==> inputs of harbor <==
Design desiredDrive_reg, start of the top module:
module desiredDrive_reg(
    input clk, rst_n,
    input [11:0] avg_torque,
    input [4:0] cadence,
    input not_pedaling,
    input [12:0] incline,
    input [2:0] scale,
    output logic [11:0] target_curr
);
export LEC_CHECK = 0
export ABC_AREA = 1
export CAP_MARGIN = 20
export CORE_MARGIN = 2
export CORE_UTILIZATION = 72
export CTS_CLUSTER_DIAMETER = 400
export CTS_CLUSTER_SIZE = 10
export SETUP_SLACK_MARGIN = 1.09
export SLEW_MARGIN = 20
create_clock -name core_clock -period 5.99 [get_ports {clk}]
run.sh (not shown) runs the stock make flow with config.mk's settings and CLKGATE_MAP_FILE=.
==> inputs of quartz, as changes to harbor <==
Settings changed: ABC_AREA 1 to unset, CAP_MARGIN 20 to 0, CTS_CLUSTER_DIAMETER 400 to unset, CTS_CLUSTER_SIZE 10 to unset, PLACE_DENSITY set to 0.38, SETUP_SLACK_MARGIN 1.09 to unset.
==> flow/constraint.sdc (replaced) <==
create_clock -name core_clock -period 11.2 [get_ports {clk}]
set_input_delay 2.2400 -clock core_clock [delete_from_list [all_inputs] [get_ports {clk}]]
set_output_delay 2.2400 -clock core_clock [all_outputs]
set_load 0.01 [all_outputs]
==> inputs of sierra, as changes to harbor <==
Settings changed: ABC_AREA 1 to unset, CORE_UTILIZATION 72 to 30, CTS_CLUSTER_DIAMETER 400 to unset, CTS_CLUSTER_SIZE 10 to unset, SETUP_SLACK_MARGIN 1.09 to unset.
==> flow/constraint.sdc (replaced) <==
create_clock -name core_clock -period 12.3 [get_ports {clk}]
set_input_delay 2.4600 -clock core_clock [delete_from_list [all_inputs] [get_ports {clk}]]
set_output_delay 2.4600 -clock core_clock [all_outputs]
set_load 0.01 [all_outputs]
==> inputs of raven, as changes to harbor <==
Settings changed: ABC_AREA 1 to unset, CORE_ASPECT_RATIO set to 1.19, CORE_UTILIZATION 72 to 54, CTS_CLUSTER_DIAMETER 400 to unset, CTS_CLUSTER_SIZE 10 to unset, HOLD_SLACK_MARGIN set to 0.06, SETUP_SLACK_MARGIN 1.09 to unset.
==> flow/constraint.sdc (replaced) <==
create_clock -name core_clock -period 13.0 [get_ports {clk}]
set_input_delay 2.6000 -clock core_clock [delete_from_list [all_inputs] [get_ports {clk}]]
set_output_delay 2.6000 -clock core_clock [all_outputs]
set_load 0.01 [all_outputs]
==> comparison <==
- harbor stopped in clock tree synthesis (4_1_cts) with DPL-0038. sierra passed the timing, design-rule and antenna checks. raven produced a clean layout. quartz finished but fails on setup timing.
- Die area: sierra is larger than raven (77%).
- Core utilization, highest first: quartz, raven, sierra.
- Final cell count: raven < quartz < sierra.
- Maximum frequency: raven is smaller than quartz (about 3%).
- In harbor the area after synthesis is larger than in sierra, by 1.2%.
- In quartz the global-route usage is higher than in raven, by 13 points.
- Register-to-register slack, highest first: raven, sierra, quartz.
- In clock skew, sierra and raven hardly differ.

* * *

==> exp/tundra <==
desiredDrive_reg again, from the RTL that the note above started with.
clock: 11.4 ns
lec_check: 0
cap_margin: 20
core_margin: 2
core_utilization: 72
cts_cluster_diameter: 201
cts_cluster_size: 89
place_density: 0.36
slew_margin: 20
==> inputs of exp/willow, as changes to exp/tundra <==
Settings changed: CAP_MARGIN 20 to 40, CTS_CLUSTER_DIAMETER 201 to unset, CTS_CLUSTER_SIZE 89 to unset, PLACE_DENSITY 0.36 to 0.38.
==> flow/constraint.sdc (replaced) <==
create_clock -name core_clock -period 11.2 [get_ports {clk}]
set_input_delay 2.2400 -clock core_clock [delete_from_list [all_inputs] [get_ports {clk}]]
set_output_delay 2.2400 -clock core_clock [all_outputs]
set_load 0.01 [all_outputs]
==> results.py <==
# Auto-generated metrics
metrics = {
    "run_status": {
        "check.faults": "negative setup slack",
        "status": "complete, but fails checks",
    },
    "timing": {
        "slew_headroom": 0.303,
        "finalSetupViolCount": 12,
        "timing.final.ws_setup_ns": -0.368,
    },
    "final_layout": {
        "area_growth_pct": 22.3,
    },
}
the above is filed under exp/tundra

==> results.py <==
# Auto-generated metrics
metrics = {
    "run_status": {
        "check.faults": "negative setup slack",
        "status": "complete, but fails checks",
    },
    "timing": {
        "timing.final.ws_setup_ns": -2.00,
        "slew_headroom": 0.330,
        "finalSetupViolCount": 12,
    },
    "detailed_routing": {
        "dr.max_layer_used": "met5",
    },
    "final_layout": {
        "area_growth_pct": 28.1,
    },
}
the above is filed under exp/willow


* * *

==> xenon: inputs <==
==> flow/design.v <==
module incline_sat(
    input [12:0] incline,
    output [9:0] incline_sat
);
assign incline_sat = (~incline[12] && |incline[12:9]) ? 10'h1FF : 
                    (incline[12] && ~(&incline[12:9])) ? 10'h200 : incline[9:0];
endmodule
module desiredDrive(
    input [11:0] avg_torque,
    input [4:0] cadence,
    input not_pedaling,
    input [12:0] incline,
    input [2:0] scale,
    output [11:0] target_curr
);
localparam TORQUE_MIN = 12'h380;
localparam TOO_SMALL = 5'h05;
logic [9:0] inc_sat;
incline_sat i1( .incline(incline), .incline_sat(inc_sat));
logic [10:0] incline_factor;
assign incline_factor = {inc_sat[9], inc_sat[9:0]} + 11'd256;
logic [8:0] incline_factor_limit;
assign incline_factor_limit = (incline_factor[10] == 1'b1) ? 9'h000 : (incline_factor[9]) ? 9'h1FF : incline_factor[8:0];
logic [5:0] cadence_factor;
assign cadence_factor = (|cadence[4:1]) ? ({1'b0, cadence} + 6'd32) : 6'h00;
logic [12:0]torque_off;
assign torque_off = {1'b0, avg_torque} - {1'b0, TORQUE_MIN};
logic [12:0] torque_pos;
assign torque_pos = (torque_off[12] == 1'b1) ? 12'h000 : torque_off[11:0];
logic [30:0]assist_prod;
assign assist_prod = not_pedaling ? 30'h00000000 : (torque_pos * incline_factor_limit * cadence_factor * scale);
assign target_curr = (|assist_prod[29:27]) ? 12'hFFF : assist_prod[26:15];
endmodule
module desiredDrive_reg(
    input clk, rst_n,
    input [11:0] avg_torque,
    input [4:0] cadence,
    input not_pedaling,
    input [12:0] incline,
    input [2:0] scale,
    output logic [11:0] target_curr
);
logic [11:0] avg_torque_r;
logic [4:0] cadence_r;
logic not_pedaling_r;
logic [12:0] incline_r;
logic [2:0] scale_r;
logic [11:0] target_curr_nxt;
always_ff @(posedge clk, negedge rst_n) begin
    if (!rst_n) begin
        avg_torque_r <= 12'h000;
        cadence_r <= 5'h00;
        not_pedaling_r <= 1'b0;
        incline_r <= 13'h0000;
        scale_r <= 3'h0;
    end
    else begin
        avg_torque_r <= avg_torque;
        cadence_r <= cadence;
        not_pedaling_r <= not_pedaling;
        incline_r <= incline;
        scale_r <= scale;
    end
end
desiredDrive iDD(.avg_torque(avg_torque_r), .cadence(cadence_r), .not_pedaling(not_pedaling_r),
                 .incline(incline_r), .scale(scale_r), .target_curr(target_curr_nxt));
always_ff @(posedge clk, negedge rst_n) begin
    if (!rst_n)
        target_curr <= 12'h000;
    else
        target_curr <= target_curr_nxt;
end
endmodule
==> flow/run.sh <==
#!/bin/bash
# the make line also repeats each setting of config.mk as NAME=value (left out here)
make -C /OpenROAD-flow-scripts/flow DESIGN_CONFIG=/design/flow/config.mk WORK_HOME=/design/flow/orfs CLKGATE_MAP_FILE= finish
==> flow/config.mk <==
export PLATFORM = sky130hd
export DESIGN_NAME = desiredDrive_reg
export DESIGN_NICKNAME = desiredDrive_reg
export VERILOG_FILES = /design/flow/design.v
export SDC_FILE = /design/flow/constraint.sdc
export NUM_CORES = 4
export LEC_CHECK = 0
export ABC_AREA = 1
export CAP_MARGIN = 15
export CORE_MARGIN = 2
export CORE_UTILIZATION = 72
export CTS_CLUSTER_DIAMETER = 300
export CTS_CLUSTER_SIZE = 99
export SLEW_MARGIN = 20
export TNS_END_PERCENT = 10
==> flow/constraint.sdc <==
create_clock -name core_clock -period 11.5 [get_ports {clk}]
set_input_delay 2.3000 -clock core_clock [delete_from_list [all_inputs] [get_ports {clk}]]
set_output_delay 2.3000 -clock core_clock [all_outputs]
set_load 0.01 [all_outputs]
==> juniper (differences from xenon) <==
- ABC_AREA: 1 -> unset
- CAP_MARGIN: 15 -> 0
- CORE_UTILIZATION: 72 -> 68
- CTS_CLUSTER_DIAMETER: 300 -> unset
- CTS_CLUSTER_SIZE: 99 -> unset
- PLACE_DENSITY: unset -> 0.39
- TNS_END_PERCENT: 10 -> unset
==> flow/constraint.sdc (replaced) <==
create_clock -name core_clock -period 9.84 [get_ports {clk}]
set_input_delay 1.9680 -clock core_clock [delete_from_list [all_inputs] [get_ports {clk}]]
set_output_delay 1.9680 -clock core_clock [all_outputs]
set_load 0.01 [all_outputs]
==> results <==
- juniper finished with negative setup slack left. xenon finished but failed the layout checks on negative setup slack.
- Final cell count: juniper is larger than xenon (0.50%).
- First-iteration DRC count: xenon is lower than juniper (about 0.25%).
- Between juniper and xenon, the lower synthesized area is in juniper (gap about 1.2%, measured against xenon).
- Non-clock buffer count: xenon is lower than juniper (188).
- Between juniper and xenon, the lower via count is in juniper (gap 0.54%, measured against xenon).
- Against xenon, the final area of juniper is higher by about 9%.
- Between juniper and xenon, the lower clock skew is in juniper (gap 0.0030 ns).
- Between juniper and xenon, the lower synthesized cell count is in juniper (gap about 13%, measured against xenon).
- Core utilization: xenon is lower than juniper (3.2 points).
==> figures <==
metric	xenon	juniper
Total negative setup slack	-2.30 ns	-22.84 ns
R2R cell count	58	50
Horizontal die dimension	129 um	132 um
Signal inverters	326	249
Total routing usage reported by global routing	37.0%	38.9%
Worst path max stage delay	0.67 ns	0.62 ns
Routed length on met2	16600 um	17200 um
Number of placed cells counting well taps	1772	1785
FF-to-FF End	target_curr[7]	target_curr[6]
Number of iterations in the first detailed-routing pass	8	6
Total detailed-routing wirelength	34400 um	35400 um
Global-route track usage on met3	6.24%	7.80%
Area share of the largest cell type after synthesis	31.0%	31.4%
Run status	complete, but fails checks	complete, but fails checks
Violated checks	negative setup slack	negative setup slack
Number of vias per cell	6.14	6.08
RD Place Congestion	0.972	0.938
Fraction of area in clock buffers and inverters	1.11%	1.05%
Final worst path period share	102%	120%
Area of the core	15200 um2	15900 um2
Slew at the pin with the worst max-slew slack	0.938 ns	1.04 ns
